==> inputs of run C <==
// PCPU
module PCPU(
	input clock,
	input enable,
	input reset,
	input start,
	input [15:0] d_datain,
	input [15:0] i_datain,
	input [3:0] select_y,
	output wire [7:0] d_addr,
	output wire [15:0] d_dataout,
	output wire d_we,
	output wire [7:0] i_addr,
	output reg [15:0] y
);
reg state,next_state;
reg [7:0] pc;
reg [15:0] id_ir,ex_ir,mem_ir,wb_ir;
reg [15:0] reg_A, reg_B, reg_C, reg_C1, smdr, smdr1, ALUo; 
reg dw, zf, nf, cf, cin;
reg [15:0] gr[0:7];
assign d_dataout = smdr1;
assign d_we = dw;
assign d_addr = reg_C[7:0];
assign i_addr = pc;
always @(posedge clock or negedge reset)
	begin
		if (!reset)
			state <= 1'b0;
		else
			state <= next_state;
	end
always @(*)
	begin
		case (state)
			1'b0 : 
				if ((enable == 1'b1) && (start == 1'b1))  
					next_state <= 1'b1;
				else	
					next_state <= 1'b0;
			1'b1 :
				if ((enable == 1'b0) || (wb_ir[15:11] == 5'b00001)) 
					next_state <= 1'b0;
				else
					next_state <= 1'b1;
		endcase
	end
  ...
Settings: LEC_CHECK=0, ABC_AREA=1, CAP_MARGIN=20, CELL_PAD_IN_SITES_DETAIL_PLACEMENT=2, CELL_PAD_IN_SITES_GLOBAL_PLACEMENT=2, CORE_ASPECT_RATIO=1.75, CORE_MARGIN=2, CORE_UTILIZATION=59, GPL_ROUTABILITY_DRIVEN=0, GPL_TIMING_DRIVEN=0, SETUP_SLACK_MARGIN=0.82, SLEW_MARGIN=10, TNS_END_PERCENT=35; clock period 3.22 ns.
run.sh (not shown) runs the stock make flow with config.mk's settings and CLKGATE_MAP_FILE=.
==> run A (differences from run C) <==
- ABC_AREA: 1 -> not set
- CELL_PAD_IN_SITES_DETAIL_PLACEMENT: 2 -> 0
- CELL_PAD_IN_SITES_GLOBAL_PLACEMENT: 2 -> 0
- CORE_ASPECT_RATIO: 1.75 -> 1.19
- CORE_UTILIZATION: 59 -> 61
- CTS_CLUSTER_SIZE: not set -> 44
- GPL_TIMING_DRIVEN: 0 -> 1
- HOLD_SLACK_MARGIN: not set -> 0.13
- MAX_ROUTING_LAYER: not set -> met4
- PLACE_DENSITY_LB_ADDON: not set -> 0.01
- SETUP_SLACK_MARGIN: 0.82 -> 0.52
- SLEW_MARGIN: 10 -> 5
- TNS_END_PERCENT: 35 -> not set
==> flow/constraint.sdc (replaced) <==
create_clock -name core_clock -period 1.77 [get_ports {clock}]
set_input_delay 0.3540 -clock core_clock [delete_from_list [all_inputs] [get_ports {clock}]]
set_output_delay 0.3540 -clock core_clock [all_outputs]
set_load 0.01 [all_outputs]
==> run G (differences from run C) <==
- CELL_PAD_IN_SITES_DETAIL_PLACEMENT: 2 -> not set
- CELL_PAD_IN_SITES_GLOBAL_PLACEMENT: 2 -> not set
- CORE_ASPECT_RATIO: 1.75 -> not set
- CORE_UTILIZATION: 59 -> 72
- CTS_CLUSTER_DIAMETER: not set -> 218
- CTS_CLUSTER_SIZE: not set -> 99
- GPL_ROUTABILITY_DRIVEN: 0 -> not set
- GPL_TIMING_DRIVEN: 0 -> not set
- SETUP_SLACK_MARGIN: 0.82 -> 0.89
- SLEW_MARGIN: 10 -> 20
- TNS_END_PERCENT: 35 -> not set
==> flow/constraint.sdc (replaced) <==
create_clock -name core_clock -period 3.03 [get_ports {clock}]
set_input_delay 0.6060 -clock core_clock [delete_from_list [all_inputs] [get_ports {clock}]]
set_output_delay 0.6060 -clock core_clock [all_outputs]
set_load 0.01 [all_outputs]
==> deck_impl_summary.md <==
Physical Implementation Snapshot

Outcome
  – Status: did not finish
  – Failing step: 3_1_place_gp_skip_io
  – Error: [ERROR GPL-0301] Utilization 122.665 % exceeds 100%.

Floorplan
  – Die area: 44,560 µm²

Yosys
  – Top cells by count: nand2_1, o21ai_0, inv_1, nand3_1, dfrtp_1
  – Seq share, synth: 27.43%
  – Distinct lib cells used: 67
  – Simple-Gate Fraction of Synth Area: 30.02%
  – Xor/xnor share: 2.377%
  – Area reported by Yosys stat: 25,270 µm²
  – Cells in synth_stat.txt: 3,950
  – Adder Share, Synth: 2.783%
  – Synthesized area per cell: 6.397 µm²
  – Post-Synthesis Cells: 3,950
  – Post-synthesis mux area share: 0%
  – AND-OR/OR-AND Cells, Area Fraction: 26.62%
# the run above: run C

==> deck_impl_summary.md <==
Physical Implementation Snapshot

Outcome
  – Error: [ERROR GRT-0116] Global routing finished with congestion. Check the congestion regions in the DRC Viewer.
  – Status: did not finish
  – Failing step: 5_1_grt

Yosys
  – Post-Synthesis Cells: 3,175
  – Synthesized area per cell: 8.103 µm²
  – Seq share, synth: 26.94%
  – Top cells by count: nand2_1, o21ai_0, nor2_1, dfrtp_1, clkbuf_1
  – Cells in synth_stat.txt: 3,175
  – Post-synthesis mux area share: 13.90%
  – Distinct lib cells used: 101
# the run above: run A

==> deck_impl_summary.md <==
Physical Implementation Snapshot

Outcome
  – Status: did not finish
  – Failing step: 4_1_cts
  – Error: [ERROR DPL-0033] detailed placement checks failed during check placement.

Yosys
  – Post-Synthesis Cells: 3,950
  – Simple-Gate Fraction of Synth Area: 30.02%
  – Top cells by count: nand2_1, o21ai_0, inv_1, nand3_1, dfrtp_1
  – Post-synthesis mux area share: 0%
  – Seq share, synth: 27.43%
  – Cells in synth_stat.txt: 3,950
  – Distinct lib cells used: 67
  – Xor/xnor share: 2.377%
  – Adder Share, Synth: 2.783%
  – Area reported by Yosys stat: 25,270 µm²

Floorplan
  – Die area: 36,610 µm²
# the run above: run G


* * *

==> inputs of build 86 <==
PCPU again, from the RTL that the note above started with.
==> flow/config.mk <==
export PLATFORM = sky130hd
export DESIGN_NAME = PCPU
export DESIGN_NICKNAME = PCPU
export VERILOG_FILES = /design/flow/design.v
export SDC_FILE = /design/flow/constraint.sdc
export NUM_CORES = 4
export LEC_CHECK = 0
export CAP_MARGIN = 5
export CORE_MARGIN = 2
export CORE_UTILIZATION = 72
export CTS_CLUSTER_SIZE = 35
export PLACE_DENSITY = 0.65
export SETUP_SLACK_MARGIN = 0.53
export SLEW_MARGIN = 20
==> flow/constraint.sdc <==
create_clock -name core_clock -period 3.63 [get_ports {clock}]
set_input_delay 0.7260 -clock core_clock [delete_from_list [all_inputs] [get_ports {clock}]]
set_output_delay 0.7260 -clock core_clock [all_outputs]
set_load 0.01 [all_outputs]
==> inputs of trial 51, as changes to build 86 <==
CAP_MARGIN = 20   (was 5)
CORE_UTILIZATION = 55   (was 72)
CTS_CLUSTER_SIZE = unset   (was 35)
PLACE_DENSITY = unset   (was 0.65)
SETUP_SLACK_MARGIN = unset   (was 0.53)
==> flow/constraint.sdc (replaced) <==
create_clock -name core_clock -period 5.23 [get_ports {clock}]
set_input_delay 1.0460 -clock core_clock [delete_from_list [all_inputs] [get_ports {clock}]]
set_output_delay 1.0460 -clock core_clock [all_outputs]
set_load 0.01 [all_outputs]
==> summary of the runs <==
Trial 51 completed without violations. Build 86 died in 5_1_grt with GRT-0116. Synthesized cell count is the same in build 86 and trial 51. In area after synthesis, trial 51 and build 86 do not differ. Against build 86, the die area of trial 51 is larger by about 30%.
==> figures <==
| item | trial 51 | build 86 |
|---|---|---|
| Vertical die dimension | 220 um | 193 um |
| Leading register cell type out of synthesis | dfrtp_1 | dfrtp_1 |
| Horiz. Die Dim | 220 um | 193 um |
| Cell variety after synth | 101 | 101 |
| Post-CTS setup buffers | 0 | 41 |
| Simple share | 0.185 | 0.185 |
| Yosys adder share | 0.0273 | 0.0273 |
| Fraction of the core area occupied by cells at floorplan | 0.555 | 0.727 |
| Post-CTS sizing | 0 | 231 |
| CTS buffer count | 34 | 30 |
| Post-placement setup slack | 0.290 ns | -0.228 ns |
| Final Wtd Congestion | 1.07 | 1.37 |
| Placed Cells incl. Taps | 3,732 | 3,818 |
| Placement Rows | 79 | 69 |
| Count of hold-fix buffers inserted at cts | 0 | 0 |
| Status | no timing/DRC/antenna violations | did not finish |
| Failing step | - | 5_1_grt |
| Core Footprint | 46,400 sq um | 35,400 sq um |
| Die Outline Area | 48,500 sq um | 37,300 sq um |
| CTS H-tree lvls | 2 | 1 |
| Post-place instance area | 27,500 sq um | 29,200 sq um |
| Placed wire-length estimate | 92,100 um | 84,000 um |

* * *

==> v11: inputs <==
Starting RTL as in the previous note.
Settings: LEC_CHECK=0, CAP_MARGIN=20, CELL_PAD_IN_SITES_DETAIL_PLACEMENT=0, CELL_PAD_IN_SITES_GLOBAL_PLACEMENT=0, CORE_ASPECT_RATIO=1.19, CORE_MARGIN=2, CORE_UTILIZATION=61, CTS_CLUSTER_DIAMETER=378, CTS_CLUSTER_SIZE=48, GPL_ROUTABILITY_DRIVEN=0, GPL_TIMING_DRIVEN=1, HOLD_SLACK_MARGIN=0.13, MAX_ROUTING_LAYER=met4, PLACE_DENSITY_LB_ADDON=0.01, SETUP_SLACK_MARGIN=0.52, SLEW_MARGIN=5; clock period 1.77 ns.
==> v28 (differences from v11) <==
- ABC_AREA: not set -> 1
- CELL_PAD_IN_SITES_DETAIL_PLACEMENT: 0 -> 1
- CELL_PAD_IN_SITES_GLOBAL_PLACEMENT: 0 -> 2
- CORE_ASPECT_RATIO: 1.19 -> 1.75
- CORE_UTILIZATION: 61 -> 59
- CTS_CLUSTER_DIAMETER: 378 -> not set
- CTS_CLUSTER_SIZE: 48 -> 51
- GPL_TIMING_DRIVEN: 1 -> 0
- HOLD_SLACK_MARGIN: 0.13 -> not set
- PLACE_DENSITY_LB_ADDON: 0.01 -> not set
- SETUP_SLACK_MARGIN: 0.52 -> 0.82
- SLEW_MARGIN: 5 -> 10
- TNS_END_PERCENT: not set -> 35
==> flow/constraint.sdc (replaced) <==
create_clock -name core_clock -period 3.22 [get_ports {clock}]
set_input_delay 0.6440 -clock core_clock [delete_from_list [all_inputs] [get_ports {clock}]]
set_output_delay 0.6440 -clock core_clock [all_outputs]
set_load 0.01 [all_outputs]
==> v2 (differences from v11) <==
- CORE_ASPECT_RATIO: 1.19 -> 0.85
- CTS_CLUSTER_DIAMETER: 378 -> not set
- CTS_CLUSTER_SIZE: 48 -> 44
- GPL_ROUTABILITY_DRIVEN: 0 -> 1
- MAX_ROUTING_LAYER: met4 -> not set
- PLACE_DENSITY_LB_ADDON: 0.01 -> not set
- SETUP_SLACK_MARGIN: 0.52 -> -0.33
==> flow/constraint.sdc (replaced) <==
create_clock -name core_clock -period 3.4 [get_ports {clock}]
set_input_delay 0.6800 -clock core_clock [delete_from_list [all_inputs] [get_ports {clock}]]
set_output_delay 0.6800 -clock core_clock [all_outputs]
set_load 0.01 [all_outputs]
==> results <==
- v28 aborted during 3_1_place_gp_skip_io (GPL-0301). v11 died in 5_1_grt. v2 finished but fails on setup timing.
- Area after synthesis is the same in v11 and v2.
- Between v11 and v28, the lower synthesized cell count is in v11 (gap about 20%, measured against v28).
- The lowest die size belongs to v2, the highest to v28.
